==> inputs of 08-01 <==
==> flow/design.v <==
module EX (
    input clk,
    input rst_n,
    input en,
    input stage_ID_EX__EX_regwrite,
    input stage_ID_EX__EX_memtoreg,
    input stage_ID_EX__EX_memread,
    input stage_ID_EX__EX_memwrite,
    input stage_ID_EX__EX_alusrc,
    input [1:0] stage_ID_EX__EX_aluop,
    input stage_ID_EX__EX_regdst,
    input stage_ID_EX__EX_sys_en,
    input [31:0]stage_ID_EX__EX_rs_data,
    input [31:0]stage_ID_EX__EX_rt_data,
    input [4:0]stage_ID_EX__EX_rs_id,
    input [4:0]stage_ID_EX__EX_rt_id,
    input [4:0]stage_ID_EX__EX_rd_id,
    input [31:0]stage_ID_EX__EX_sign_ext,
    input [2:0]stage_ID_EX__EX_funct3,
    input sys__EX_done,
    output reg stage_EX_MEM__MEM_regwrite,
    output reg stage_EX_MEM__MEM_memtoreg,
    output reg stage_EX_MEM__MEM_memread,
    output reg stage_EX_MEM__MEM_memwrite,
    output reg [31:0] stage_EX_MEM__MEM_alures,
    output reg [31:0] stage_EX_MEM__MEM_store_data,
    output reg [4:0]  stage_EX_MEM__MEM_rd_id,
    output EX__HDUbr_regwrite,
    output EX__HDU_memread,
    output [4:0] EX__HDU_HDUbr_rd_id,
    output reg  EX_stall_for_sys,
    input  FU__EX_rs_wb,
    input  FU__EX_rs_mem,
    input  FU__EX_rt_wb,
    input  FU__EX_rt_mem,
    input [31:0]  WB__EX_for_help,
    input [31:0]  MEM__EX_for_help
);
localparam S0 = 0;  
localparam S1 = 1;  
wire [31:0] FMP1_out_rs;
wire [31:0] FMP1_out_rt;
wire [31:0] FMP2_out_rs;
wire [31:0] FMP2_out_rt;
wire [31:0] alu_in_rs;
wire [31:0] alu_in_rt;
reg  [31:0] alu_res;
assign FMP1_out_rs = (FU__EX_rs_wb)?WB__EX_for_help:stage_ID_EX__EX_rs_data;
assign FMP1_out_rt = (FU__EX_rt_wb)?WB__EX_for_help:stage_ID_EX__EX_rt_data;
assign FMP2_out_rs = (FU__EX_rs_mem)?MEM__EX_for_help:FMP1_out_rs;
assign FMP2_out_rt = (FU__EX_rt_mem)?MEM__EX_for_help:FMP1_out_rt;
assign alu_in_rs = FMP2_out_rs;
assign alu_in_rt = (stage_ID_EX__EX_alusrc)?stage_ID_EX__EX_sign_ext:FMP2_out_rt;
always@* begin
    case ({stage_ID_EX__EX_aluop,stage_ID_EX__EX_funct3})
        5'b00000: alu_res = alu_in_rs+alu_in_rt;
        5'b01000: alu_res = alu_in_rs+alu_in_rt;
        5'b10000: alu_res = alu_in_rs-alu_in_rt;
        5'b01001: alu_res = alu_in_rs<<alu_in_rt[4:0];
        5'b01101: alu_res = alu_in_rs>>alu_in_rt[4:0];
        5'b10101: alu_res = $signed(alu_in_rs)>>>alu_in_rt[4:0];
        5'b01100: alu_res = alu_in_rs^alu_in_rt;
        5'b01110: alu_res = alu_in_rs|alu_in_rt;
        5'b01111: alu_res = alu_in_rs&alu_in_rt;
        default: alu_res = 32'b0;   
    endcase
end
reg curr_state , next_state;
always@(posedge clk) begin
    if (!rst_n) begin
        curr_state <= 0;
    end
    else begin
        curr_state <= next_state;
    end
end
always@* begin
    next_state = curr_state;
    EX_stall_for_sys = 0;
    case(curr_state) 
        S0: begin
                if (stage_ID_EX__EX_sys_en) begin
                    next_state = S1;
                    EX_stall_for_sys = 1;
                end
        end
        S1: begin
                if(!sys__EX_done)
                    EX_stall_for_sys = 1;
                else begin
                    EX_stall_for_sys = 0;
                    next_state = S0;
                end
        end
    endcase
end
always@(posedge clk) begin
    if(!rst_n) begin
        stage_EX_MEM__MEM_regwrite <= 0;
        stage_EX_MEM__MEM_memtoreg <= 0;
        stage_EX_MEM__MEM_memread <= 0;
        stage_EX_MEM__MEM_memwrite <= 0;
        stage_EX_MEM__MEM_alures <= 0;
        stage_EX_MEM__MEM_store_data <= 0;
        stage_EX_MEM__MEM_rd_id <= 0;
    end
    else begin
        if(en) begin
            stage_EX_MEM__MEM_regwrite <= EX_stall_for_sys?0:stage_ID_EX__EX_regwrite;
            stage_EX_MEM__MEM_memtoreg <= EX_stall_for_sys?0:stage_ID_EX__EX_memtoreg;
            stage_EX_MEM__MEM_memread  <= EX_stall_for_sys?0:stage_ID_EX__EX_memread;
            stage_EX_MEM__MEM_memwrite <= EX_stall_for_sys?0:stage_ID_EX__EX_memwrite;
            stage_EX_MEM__MEM_alures   <= alu_res;
            stage_EX_MEM__MEM_store_data <= FMP2_out_rt;
            stage_EX_MEM__MEM_rd_id      <= stage_ID_EX__EX_regdst?stage_ID_EX__EX_rd_id:stage_ID_EX__EX_rt_id; 
        end
    end
end
assign EX__HDU_HDUbr_rd_id = stage_ID_EX__EX_regdst?stage_ID_EX__EX_rd_id:stage_ID_EX__EX_rt_id;
assign EX__HDU_memread = stage_ID_EX__EX_memread;
assign EX__HDUbr_regwrite = stage_ID_EX__EX_regwrite;
endmodule
==> flow/run.sh <==
#!/bin/bash
# the make line also repeats each setting of config.mk as NAME=value (left out here)
make -C /OpenROAD-flow-scripts/flow DESIGN_CONFIG=/design/flow/config.mk WORK_HOME=/design/flow/orfs CLKGATE_MAP_FILE= finish
==> flow/config.mk <==
export PLATFORM = sky130hd
export DESIGN_NAME = EX
export DESIGN_NICKNAME = EX
export VERILOG_FILES = /design/flow/design.v
export SDC_FILE = /design/flow/constraint.sdc
export NUM_CORES = 4
export LEC_CHECK = 0
export CAP_MARGIN = 0
export CELL_PAD_IN_SITES_GLOBAL_PLACEMENT = 0
export CORE_MARGIN = 2
export CORE_UTILIZATION = 58
export CTS_CLUSTER_DIAMETER = 43
export GPL_TIMING_DRIVEN = 1
export MAX_ROUTING_LAYER = met5
export SLEW_MARGIN = 20
export TNS_END_PERCENT = 80
==> flow/constraint.sdc <==
create_clock -name core_clock -period 4.23 [get_ports {clk}]
set_input_delay 0.8460 -clock core_clock [delete_from_list [all_inputs] [get_ports {clk}]]
set_output_delay 0.8460 -clock core_clock [all_outputs]
set_load 0.01 [all_outputs]
==> 06-20: changes against 08-01 <==
==> flow/config.mk (replaced) <==
export PLATFORM = sky130hd
export DESIGN_NAME = EX
export DESIGN_NICKNAME = EX
export VERILOG_FILES = /design/flow/design.v
export SDC_FILE = /design/flow/constraint.sdc
export NUM_CORES = 4
export LEC_CHECK = 0
export CAP_MARGIN = 0
export CELL_PAD_IN_SITES_GLOBAL_PLACEMENT = 1
export CORE_MARGIN = 3
export CORE_UTILIZATION = 24
export GPL_TIMING_DRIVEN = 0
export MAX_ROUTING_LAYER = met5
export PLACE_DENSITY_LB_ADDON = 0.03
export SLEW_MARGIN = 20
export TNS_END_PERCENT = 80
==> flow/constraint.sdc (replaced) <==
create_clock -name core_clock -period 6.44 [get_ports {clk}]
set_input_delay 1.2880 -clock core_clock [delete_from_list [all_inputs] [get_ports {clk}]]
set_output_delay 1.2880 -clock core_clock [all_outputs]
set_load 0.01 [all_outputs]
==> 04-10: changes against 08-01 <==
==> flow/config.mk (replaced) <==
export PLATFORM = sky130hd
export DESIGN_NAME = EX
export DESIGN_NICKNAME = EX
export VERILOG_FILES = /design/flow/design.v
export SDC_FILE = /design/flow/constraint.sdc
export NUM_CORES = 4
export LEC_CHECK = 0
export ABC_AREA = 0
export CAP_MARGIN = 10
export CELL_PAD_IN_SITES_DETAIL_PLACEMENT = 2
export CELL_PAD_IN_SITES_GLOBAL_PLACEMENT = 3
export CORE_MARGIN = 9
export CORE_UTILIZATION = 40
export GPL_TIMING_DRIVEN = 0
export PLACE_DENSITY_LB_ADDON = 0.13
export SLEW_MARGIN = 20
==> flow/constraint.sdc (replaced) <==
create_clock -name core_clock -period 3.22 [get_ports {clk}]
set_input_delay 0.6440 -clock core_clock [delete_from_list [all_inputs] [get_ports {clk}]]
set_output_delay 0.6440 -clock core_clock [all_outputs]
set_load 0.01 [all_outputs]
==> qor summary <==
| quantity | 06-20 | 08-01 | 04-10 |
|---|---|---|---|
| Die outline width | 241 um | 155 um | 200 um |
| CTS sink count | 74 | 74 | - |
| Floorplan row count | 85 | 55 | 66 |
| CTS H-tree lvls | 3 | 3 | - |
| Hold_buf cts | 0 | 0 | - |
| DIE HEIGHT | 241 um | 155 um | 200 um |
| Port bufs | 266 | 270 | - |
| HPWL after detailed placement | 84000 um | 51500 um | - |
| Count of instances resized after the clock tree is built | 62 | 133 | - |
| Placer Congestion | 1.01 | 1.31 | - |
| Pre-CTS setup slack | -2.68 ns | -0.938 ns | - |
| Result of the run | timing/DRC/antenna clean | did not finish | did not finish |
| Failing step | - | global routing (5_1_grt) | global placement (3_3_place_gp) |
| Master cell of the clock root buffer | sky130_fd_sc_hd__clkbuf_16 | sky130_fd_sc_hd__clkbuf_16 | - |
| Dpl cells | 2777 | 2650 | - |
| Maximum clock insertion buffer count | 2 | 2 | - |
